## v32
## microP
module microP(
    input clk,
    input reset,
    output [7:0] imem_addr,
    input [16:0] imem_data,
    output [7:0] dmem_addr,
    output [7:0] dmem_wdata,
    output dmem_we,
    input [7:0] dmem_rdata,
    input [7:0] data_in,
    output out_we,
    output [7:0] data_out_col,
    output [7:0] data_out_addr
    );
Settings: LEC_CHECK=0, CAP_MARGIN=30, CORE_MARGIN=9, CORE_UTILIZATION=43, CTS_CLUSTER_SIZE=77, GPL_ROUTABILITY_DRIVEN=0, PLACE_DENSITY=0.72, SETUP_SLACK_MARGIN=0.72, SLEW_MARGIN=10, TNS_END_PERCENT=95; clock period 3.8 ns.
run.sh (not shown) runs the stock make flow with config.mk's settings and CLKGATE_MAP_FILE=.
The inputs of v6 differ from those of v32 as listed below.
Settings: SLEW_MARGIN: 10 -> 20; CORE_UTILIZATION: 43 -> 40; PLACE_DENSITY: 0.72 -> 0.6; CAP_MARGIN: 30 -> 20; GPL_ROUTABILITY_DRIVEN: 0 -> unset; CTS_CLUSTER_SIZE: 77 -> unset; CORE_MARGIN: 9 -> 2; SETUP_SLACK_MARGIN: 0.72 -> unset; TNS_END_PERCENT: 95 -> unset; the clock period (ns, I/O delays scaled along): 3.8 -> 4.5.
Findings:
In summary, v6 completed successfully, with a layout that passed the timing, design-rule and antenna checks. Routed wire in v6 totals less than in v32. On total placed instance area, the higher figure sits with v32, not v6. v6 improves on v32 in leakage power figure. Clock network power share: v32 and v6 compared, lower one is v32. Looking at global-route usage, v6 sits 1.3 points above v32. Taking v32 over v6, the non-clock buffer count ratio works out to 1.6. v6: HPWL after detailed placement about 1% below v32. Delta (v6 minus v32): average via count per standard cell lower; clock skew after layout moved up. | total power of the final layout | higher: v32 |.
[inputs] v31 vs v6
Settings: swapping 40 for 61 in CORE_UTILIZATION; putting CTS_CLUSTER_SIZE at 42 where nothing was set; swapping 4.5 for 3.34 in the clock period (ns, I/O delays scaled along).
## What came out
STATUS run=v31 STAGES=ALL_DONE FINAL_CHECKS=FAILED CAUSE=setup timing
v6 has higher clock network power share than v31.
v31 vs v6 on width of the die: v31 is the lower one.
Re average cell area after synthesis: no difference whatsoever between v6 and v31.
Looking at all-layer global routing usage across v31 and v6, the one that comes out lower is v6.
Power attributed to the clock group (v31 / v6): 1.3
Relative area change from synthesis to final layout in v31 is 10 points higher than in v6
v31 — number of iterations in the first detailed-routing pass 5 higher, v6 as reference
Inputs modified between v31 and v56:
Settings: CORE_UTILIZATION changed from 61 to 71; PLACE_DENSITY removed (was 0.6); CTS_CLUSTER_SIZE changed from 42 to 40; the clock period (ns, I/O delays scaled along) changed from 3.34 to 2.01.
==> comparison <==
v56: it failed during 4_1_cts, and the tool reported DPL-0038. In the tables for v56 and v31, global placement routability congestion reads higher with v56. Diff v56..v31 | synthesized cell area | unchanged. Worst slack after detailed placement deteriorates in v56 relative to v31. Measured against v31, the post-place instance area of v56 comes out at 1.07 times the reference value. v56 vs v31, starting utilization of the core area went up by 9.8 points. v31 -> v56: post-synthesis async set-or-reset flop share delta 0, exact match.
Input-level comparison between v46 and v56:
Settings: a change of CTS_CLUSTER_SIZE from 40 to 33; an added PLACE_DENSITY of 0.6; a change of CORE_UTILIZATION from 71 to 65; a change of the clock period (ns, I/O delays scaled along) from 2.01 to 3.34.
Notes after the runs:
- Status: v46 FAILED at 5_1_grt (tool error)
- Initial core utilization was higher in v56 than in v46.
- From v56 to v46, xor/xnor cell area share of the yosys netlist did not move at all.
- Number of instances in the placed design (v46 over v56): decrease, 67
- Floorplan die area, v46 and v56: higher on v46
- On synthesized cell area, v46 and v56 are basically level.

========
== v1 ==
microP again, from the RTL that the note above started with.
==> flow/config.mk <==
export PLATFORM = sky130hd
export DESIGN_NAME = microP
export DESIGN_NICKNAME = microP
export VERILOG_FILES = /design/flow/design.v
export SDC_FILE = /design/flow/constraint.sdc
export NUM_CORES = 4
export LEC_CHECK = 0
export ABC_AREA = 1
export CAP_MARGIN = 20
export CORE_MARGIN = 2
export CORE_UTILIZATION = 65
export CTS_CLUSTER_DIAMETER = 374
export CTS_CLUSTER_SIZE = 100
export PLACE_DENSITY = 0.4
export SLEW_MARGIN = 20
export TNS_END_PERCENT = 10
==> flow/constraint.sdc <==
create_clock -name core_clock -period 2.5 [get_ports {clk}]
set_input_delay 0.5000 -clock core_clock [delete_from_list [all_inputs] [get_ports {clk}]]
set_output_delay 0.5000 -clock core_clock [all_outputs]
set_load 0.01 [all_outputs]
FAIL v1 @ 5_1_grt: tool exited with error
Inputs modified between v1 and v35:
Settings: a deleted CTS_CLUSTER_DIAMETER that had been 374; a deleted CTS_CLUSTER_SIZE that had been 100; a deleted ABC_AREA that had been 1; a deleted TNS_END_PERCENT that had been 10; a change of CORE_UTILIZATION from 65 to 40; a change of PLACE_DENSITY from 0.4 to 0.6; a change of the clock period (ns, I/O delays scaled along) from 2.5 to 5.0.
Findings:
v1 never completed, since it errored out during 5_1_grt.
v35 reached the end of the flow, and the finished layout is clean on the timing, design-rule and antenna checks.
Number of cell instances after yosys synthesis delta for v35 relative to v1: 356 lower
NOTE area after detailed placement v1->v35 decreased by a little under 10%
Synthesis area per yosys down 1.6% in v35 wrt v1
Across both runs, detailed placement HPWL was lower for v35 than for v1.
v35 against v1: synthesized cell count now smaller; die size went up by about 60%.
Post-synthesis share of cell area spent on full adders, half adders and majority gates of v1 is on par with v35.
--- input diff v35..v29 ---
Settings: a deleted PLACE_DENSITY that had been 0.6; a change of CORE_MARGIN from 2 to 5; an added ABC_AREA of 1; an added CORE_ASPECT_RATIO of 1.05; a change of CORE_UTILIZATION from 40 to 59.
==> results <==
Compared with v35, v29 degrades detailed placer's ending HPWL.
Floorplan die area: v29 < v35
NOTE clock network power v35->v29 decreased by a few percent
As of v29, sequential power had risen by more than 10% compared to v35.
Re delay of the slowest cell on the worst path: v35 was higher than v29.
Routed wire length: v29 > v35
Sort v29 and v35 by transition time of the tightest slew-check pin asc -> top: v29
Delta (v29 minus v35): count of clock-buffer cells in the layout went up, via count increased by 1301 relative to the old numbers.
v29 gives more core utilization before placement than v35 did.
The startpoint of the most critical setup path comes out data_in[2] in one run and MD_w[0] in the other, namely in v29 and v35 respectively.
v29 -> v35: synthesized-area fraction occupied by adder cells flat
Inputs modified between v29 and v41:
Settings: removing ABC_AREA (formerly 1); setting CELL_PAD_IN_SITES_DETAIL_PLACEMENT to 2 for the first time; changing CORE_MARGIN from 5 to 2; setting PLACE_DENSITY to 0.6 for the first time; removing CORE_ASPECT_RATIO (formerly 1.05); changing CORE_UTILIZATION from 59 to 40; setting MAX_ROUTING_LAYER to met4 for the first time.
## What came out
v41: full flow OK, the timing, design-rule and antenna checks passed
Worst slew slack as a fraction of its limit was lower in v41 than in v29.
Layout overhead on the synthesized area is lower on v29
Per the comparison of v41 with v29, global-route usage moved up; layout filler cell count moved up.
The data-path buffer share of cell area in the final layout in v41 was higher than what v29 gave.
Relative to v29, the final cell area reported for v41 is higher.
The higher simple-gate share of the synthesized area came out of v29.
The inputs of v55 differ from those of v41 as listed below.
Settings: clearing CELL_PAD_IN_SITES_DETAIL_PLACEMENT, which used to be 2; putting CTS_CLUSTER_DIAMETER at 376 where nothing was set; swapping 40 for 72 in CORE_UTILIZATION; swapping 2 for 10 in CORE_MARGIN; putting CORE_ASPECT_RATIO at 0.5 where nothing was set; putting HOLD_SLACK_MARGIN at -0.06 where nothing was set; swapping 20 for 40 in CAP_MARGIN; clearing MAX_ROUTING_LAYER, which used to be met4; putting SETUP_SLACK_MARGIN at -0.46 where nothing was set; swapping 0.6 for 0.37 in PLACE_DENSITY; putting CTS_CLUSTER_SIZE at 30 where nothing was set; putting TNS_END_PERCENT at 60 where nothing was set.
Results
- v55 | status: complete | timing, DRC, antenna: pass
- v55 vs v41 on setup slack of the critical path after layout: v55 is the lower one.
- v55 — worst-case reg-to-reg path depth 1 lower, v41 as reference
- Delta (v55 minus v41): layout overhead on the synthesized area shows a reduction of 2.9 points; overall power consumption shows a reduction of 1.0%; die width shows an increase of about 15%.
Changes in v38 relative to v55:
Settings: changing SLEW_MARGIN from 20 to 15; changing CORE_MARGIN from 10 to 5; removing HOLD_SLACK_MARGIN (formerly -0.06); setting ABC_AREA to 1 for the first time; changing CORE_ASPECT_RATIO from 0.5 to 1.05; removing TNS_END_PERCENT (formerly 60); changing CTS_CLUSTER_SIZE from 30 to 89; removing PLACE_DENSITY (formerly 0.37); changing CAP_MARGIN from 40 to 20; setting GPL_TIMING_DRIVEN to 0 for the first time; removing CTS_CLUSTER_DIAMETER (formerly 376); removing SETUP_SLACK_MARGIN (formerly -0.46); changing CORE_UTILIZATION from 72 to 59.
## What came out
- Against v55, summed standard-cell area reported by yosys in v38 rose slightly.
- v38 vs v55: non-clock buffer count up by more than a quarter
- Side by side, slew of the pin with the lowest slew margin turned out higher in v38 than in v55.
- Number of clock buffers in the layout: lower on v38
- Clock power share: v38 vs v55 down 13 points
- In v38 relative to v55, post-synthesis cell count had gone up by more than a quarter.
- v38 vs v55: relative slew slack down in v38
- Relative to v55, combinational cell fraction of total power has increased by 18 points in v38.
- v38 | stages: all done | timing, DRC, antenna: all pass
- v55 → v38: worst setup slack now sits higher, overall routed net length lower, number of nets in the layout now sits higher.

========
Starting RTL as in the previous note.
clock: 5.82 ns
lec_check: 0
abc_area: 0
cap_margin: 25
cell_pad_in_sites_detail_placement: 0
cell_pad_in_sites_global_placement: 1
core_margin: 3
core_utilization: 38
cts_cluster_diameter: 350
gpl_routability_driven: 1
hold_slack_margin: 0.05
max_routing_layer: met5
min_routing_layer: met1
slew_margin: 15
tns_end_percent: 80
Next try:
Settings changed: CELL_PAD_IN_SITES_DETAIL_PLACEMENT 0 to not set, CELL_PAD_IN_SITES_GLOBAL_PLACEMENT 1 to 0, CORE_MARGIN 3 to 2, CORE_UTILIZATION 38 to 64, CTS_CLUSTER_DIAMETER 350 to not set, GPL_ROUTABILITY_DRIVEN 1 to not set, HOLD_SLACK_MARGIN 0.05 to not set, MAX_ROUTING_LAYER met5 to met4, PLACE_DENSITY set to 0.59.
Clock period 5.82 ns to 3.44 ns, I/O delays scaled along.
What happened:
- The changed run failed in global routing (5_1_grt), error GRT-0232
- die size decreases by 41%
- synthesized area stays the same
- synthesized cell count is unchanged

========
microP again, from the RTL that the note above started with.
make LEC_CHECK=0 CAP_MARGIN=20 CORE_ASPECT_RATIO=0.5 CORE_MARGIN=8 CORE_UTILIZATION=53 CTS_CLUSTER_DIAMETER=376 CTS_CLUSTER_SIZE=30 HOLD_SLACK_MARGIN=-0.06 PLACE_DENSITY=0.37 SETUP_SLACK_MARGIN=-0.46 SLEW_MARGIN=20 TNS_END_PERCENT=60 finish   # period 5.0 ns
Change:
Settings changed: CORE_ASPECT_RATIO 0.5 to default, CORE_MARGIN 8 to 2, CORE_UTILIZATION 53 to 66, CTS_CLUSTER_DIAMETER 376 to default, CTS_CLUSTER_SIZE 30 to default, HOLD_SLACK_MARGIN -0.06 to default, PLACE_DENSITY 0.37 to default, SETUP_SLACK_MARGIN -0.46 to default, TNS_END_PERCENT 60 to default.
Clock period 5.0 ns to 3.63 ns, I/O delays scaled along.
What happened:
- This time the run finished but failed the layout checks on setup timing
- total power went up by 52%
- die size is lower by 32%
- worst hold slack got worse by 6.2 ps
- clock power goes up by 51%
- worst setup slack is worse by 750 ps
- via count went up by 21%
- final cell count rises by about 2.5%

========
microP again, from the RTL that the note above started with.
make LEC_CHECK=0 ABC_AREA=1 CAP_MARGIN=0 CORE_MARGIN=2 CORE_UTILIZATION=72 CTS_CLUSTER_DIAMETER=379 CTS_CLUSTER_SIZE=72 GPL_ROUTABILITY_DRIVEN=0 PLACE_DENSITY_LB_ADDON=0.01 SETUP_SLACK_MARGIN=0.25 SLEW_MARGIN=40 finish   # period 2.01 ns
The first run ended with an error in 4_1_cts.
Next try:
==> flow/config.mk (replaced) <==
export PLATFORM = sky130hd
export DESIGN_NAME = microP
export DESIGN_NICKNAME = microP
export VERILOG_FILES = /design/flow/design.v
export SDC_FILE = /design/flow/constraint.sdc
export NUM_CORES = 4
export LEC_CHECK = 0
export CAP_MARGIN = 20
export CORE_MARGIN = 2
export CORE_UTILIZATION = 64
export SLEW_MARGIN = 20
==> flow/constraint.sdc (replaced) <==
create_clock -name core_clock -period 2.5 [get_ports {clk}]
set_input_delay 0.5000 -clock core_clock [delete_from_list [all_inputs] [get_ports {clk}]]
set_output_delay 0.5000 -clock core_clock [all_outputs]
set_load 0.01 [all_outputs]
Result: The new run ended with an error in 5_1_grt; synthesized area shrinks by about 1.6%; die area increases by 10%; synthesized cell count shrinks by about 28%.
Next try:
--- a/flow/config.mk
+++ b/flow/config.mk
@@ -7,5 +7,7 @@
 export LEC_CHECK = 0
+export ABC_AREA = 1
 export CAP_MARGIN = 20
 export CORE_MARGIN = 2
-export CORE_UTILIZATION = 64
+export CORE_UTILIZATION = 58
+export PLACE_DENSITY = 0.6
 export SLEW_MARGIN = 20
==> flow/constraint.sdc (replaced) <==
create_clock -name core_clock -period 2.83 [get_ports {clk}]
set_input_delay 0.5660 -clock core_clock [delete_from_list [all_inputs] [get_ports {clk}]]
set_output_delay 0.5660 -clock core_clock [all_outputs]
set_load 0.01 [all_outputs]
The changed run finished with setup timing left.
Synthesized area went up slightly.
Die area goes up by roughly a tenth.
Synthesized cell count rises by well over a third.
Next try:
--- a/flow/config.mk
+++ b/flow/config.mk
@@ -7,6 +7,6 @@
 export LEC_CHECK = 0
-export ABC_AREA = 1
 export CAP_MARGIN = 20
 export CORE_MARGIN = 2
-export CORE_UTILIZATION = 58
+export CORE_UTILIZATION = 65
+export CTS_CLUSTER_SIZE = 98
 export PLACE_DENSITY = 0.6
==> flow/constraint.sdc (replaced) <==
create_clock -name core_clock -period 5.04 [get_ports {clk}]
set_input_delay 1.0080 -clock core_clock [delete_from_list [all_inputs] [get_ports {clk}]]
set_output_delay 1.0080 -clock core_clock [all_outputs]
set_load 0.01 [all_outputs]
The changed run passed the timing, design-rule and antenna checks.
Power went down by 64%.
Synthesized cell count went down by 28%.
Routed wire length went down by 12%.
Hold slack improved by 0.017 ns.
Design area went down by 13%.
Die size went down by 12%.
Flip-flop count is unchanged.
Final cell count went down by 30%.
Next try:
--- a/flow/config.mk
+++ b/flow/config.mk
@@ -10,3 +10,3 @@
 export CORE_UTILIZATION = 65
-export CTS_CLUSTER_SIZE = 98
+export CTS_CLUSTER_SIZE = 32
 export PLACE_DENSITY = 0.6
==> flow/constraint.sdc (replaced) <==
create_clock -name core_clock -period 3.35 [get_ports {clk}]
set_input_delay 0.6700 -clock core_clock [delete_from_list [all_inputs] [get_ports {clk}]]
set_output_delay 0.6700 -clock core_clock [all_outputs]
set_load 0.01 [all_outputs]
Outcome: This time the run aborted during 5_1_grt on GRT-0232. Area after synthesis does not change. Die size is unchanged. Synthesized cell count stays the same.

========
## build 62
microP again, from the RTL that the note above started with.
clock: 5.23 ns
lec_check: 0
abc_area: 0
cap_margin: 25
cell_pad_in_sites_global_placement: 1
core_margin: 7
core_utilization: 30
cts_cluster_diameter: 346
cts_cluster_size: 88
max_routing_layer: met4
min_routing_layer: met1
place_density: 0.59
slew_margin: 15
tns_end_percent: 20
Looking at the reports, build 62 completed the entire flow and the layout it produced met the timing, design-rule and antenna checks.
Changes in build 68 relative to build 62:
--- a/flow/config.mk
+++ b/flow/config.mk
@@ -8,12 +8,11 @@
 export ABC_AREA = 0
 export CAP_MARGIN = 25
-export CELL_PAD_IN_SITES_GLOBAL_PLACEMENT = 1
+export CELL_PAD_IN_SITES_GLOBAL_PLACEMENT = 0
 export CORE_MARGIN = 7
-export CORE_UTILIZATION = 30
-export CTS_CLUSTER_DIAMETER = 346
-export CTS_CLUSTER_SIZE = 88
+export CORE_UTILIZATION = 72
 export MAX_ROUTING_LAYER = met4
 export MIN_ROUTING_LAYER = met1
 export PLACE_DENSITY = 0.59
+export SETUP_SLACK_MARGIN = 0.55
 export SLEW_MARGIN = 15
-export TNS_END_PERCENT = 20
+export TNS_END_PERCENT = 80
==> flow/constraint.sdc <==
create_clock -name core_clock -period 1.86 [get_ports {clk}]
set_input_delay 0.3720 -clock core_clock [delete_from_list [all_inputs] [get_ports {clk}]]
set_output_delay 0.3720 -clock core_clock [all_outputs]
set_load 0.01 [all_outputs]
[summary]
Build 62 has completed all stages; timing, DRC and antenna checks passed. Status: build 68 FAILED at clock tree synthesis (4_1_cts) (tool error). Diff build 68..build 62 | synthesized area | unchanged. In build 68 the core region area turned out 58% lower than in build 62. The post-placement cell count of build 68 is lower than that of build 62. Post-placement worst setup slack (lower): build 68.
--- input diff build 68..build 18 ---
--- a/flow/config.mk
+++ b/flow/config.mk
@@ -9,10 +9,10 @@
 export CAP_MARGIN = 25
 export CELL_PAD_IN_SITES_GLOBAL_PLACEMENT = 0
-export CORE_MARGIN = 7
-export CORE_UTILIZATION = 72
+export CORE_MARGIN = 2
+export CORE_UTILIZATION = 70
+export CTS_CLUSTER_SIZE = 33
 export MAX_ROUTING_LAYER = met4
 export MIN_ROUTING_LAYER = met1
 export PLACE_DENSITY = 0.59
-export SETUP_SLACK_MARGIN = 0.55
 export SLEW_MARGIN = 15
 export TNS_END_PERCENT = 80
==> flow/constraint.sdc <==
create_clock -name core_clock -period 3.7 [get_ports {clk}]
set_input_delay 0.7400 -clock core_clock [delete_from_list [all_inputs] [get_ports {clk}]]
set_output_delay 0.7400 -clock core_clock [all_outputs]
set_load 0.01 [all_outputs]
--- outcome ---
- As far as yosys stat chip area goes, build 18 and build 68 are indistinguishable; the numbers are identical.
- What ended build 18 was a tool error in global routing (5_1_grt); the run never finished.
- From build 18 to build 68, count of distinct cell types in the synthesized netlist did not move at all.
- Taking build 68 as 1.0, build 18 lands at 0.905 on post-place instance area.
Edits applied to the flow inputs when going from build 18 to build 70:
--- a/flow/config.mk
+++ b/flow/config.mk
@@ -8,11 +8,11 @@
 export ABC_AREA = 0
 export CAP_MARGIN = 25
-export CELL_PAD_IN_SITES_GLOBAL_PLACEMENT = 0
-export CORE_MARGIN = 2
-export CORE_UTILIZATION = 70
-export CTS_CLUSTER_SIZE = 33
+export CELL_PAD_IN_SITES_GLOBAL_PLACEMENT = 1
+export CORE_MARGIN = 7
+export CORE_UTILIZATION = 31
 export MAX_ROUTING_LAYER = met4
-export MIN_ROUTING_LAYER = met1
+export MIN_ROUTING_LAYER = met2
 export PLACE_DENSITY = 0.59
+export SETUP_SLACK_MARGIN = 1.15
 export SLEW_MARGIN = 15
 export TNS_END_PERCENT = 80
==> flow/constraint.sdc <==
create_clock -name core_clock -period 5.23 [get_ports {clk}]
set_input_delay 1.0460 -clock core_clock [delete_from_list [all_inputs] [get_ports {clk}]]
set_output_delay 1.0460 -clock core_clock [all_outputs]
set_load 0.01 [all_outputs]
Notes after the runs:
Between build 18 and build 70, post-CTS repair timing setup buffer count increased.
NOTE die height build 18->build 70 increased by more than half
In build 70 the cell total after placement turned out about 14% higher than in build 18.
Diff build 70..build 18 | xor and xnor fraction of the mapped netlist area | unchanged
[compare] base=build 18 new=build 70: instance area at placement -about 2.2%, number of gates resized after CTS +31.
Build 18 → build 70: cell row count grew by 52%; horizontal die size grew by 69 um.
The final layout from build 70, which completed every stage, passed the timing, design-rule and antenna checks at the end of the flow.
Status: chip area from the yosys synthesis statistics parity (build 70, build 18)
Relative to build 18, the overall chip area measured on build 70 has increased by more than 100%.
Edits applied to the flow inputs when going from build 70 to build 50:
==> flow/config.mk <==
export PLATFORM = sky130hd
export DESIGN_NAME = microP
export DESIGN_NICKNAME = microP
export VERILOG_FILES = /design/flow/design.v
export SDC_FILE = /design/flow/constraint.sdc
export NUM_CORES = 4
export LEC_CHECK = 0
export ABC_AREA = 0
export CAP_MARGIN = 20
export CELL_PAD_IN_SITES_GLOBAL_PLACEMENT = 0
export CORE_MARGIN = 2
export CORE_UTILIZATION = 72
export MAX_ROUTING_LAYER = met4
export MIN_ROUTING_LAYER = met1
export PLACE_DENSITY_LB_ADDON = 0.0
export SETUP_SLACK_MARGIN = 0.55
export SLEW_MARGIN = 15
export TNS_END_PERCENT = 80
==> flow/constraint.sdc <==
create_clock -name core_clock -period 1.86 [get_ports {clk}]
set_input_delay 0.3720 -clock core_clock [delete_from_list [all_inputs] [get_ports {clk}]]
set_output_delay 0.3720 -clock core_clock [all_outputs]
set_load 0.01 [all_outputs]
### Flow results
Status(build 50) = ERROR, stage = clock tree synthesis (4_1_cts)
Build 70 → build 50: horizontal extent of the die went down about 37%, die area -about 60%, average instance area after synthesis comparable.
Power is estimated from default activity; no workload was simulated.
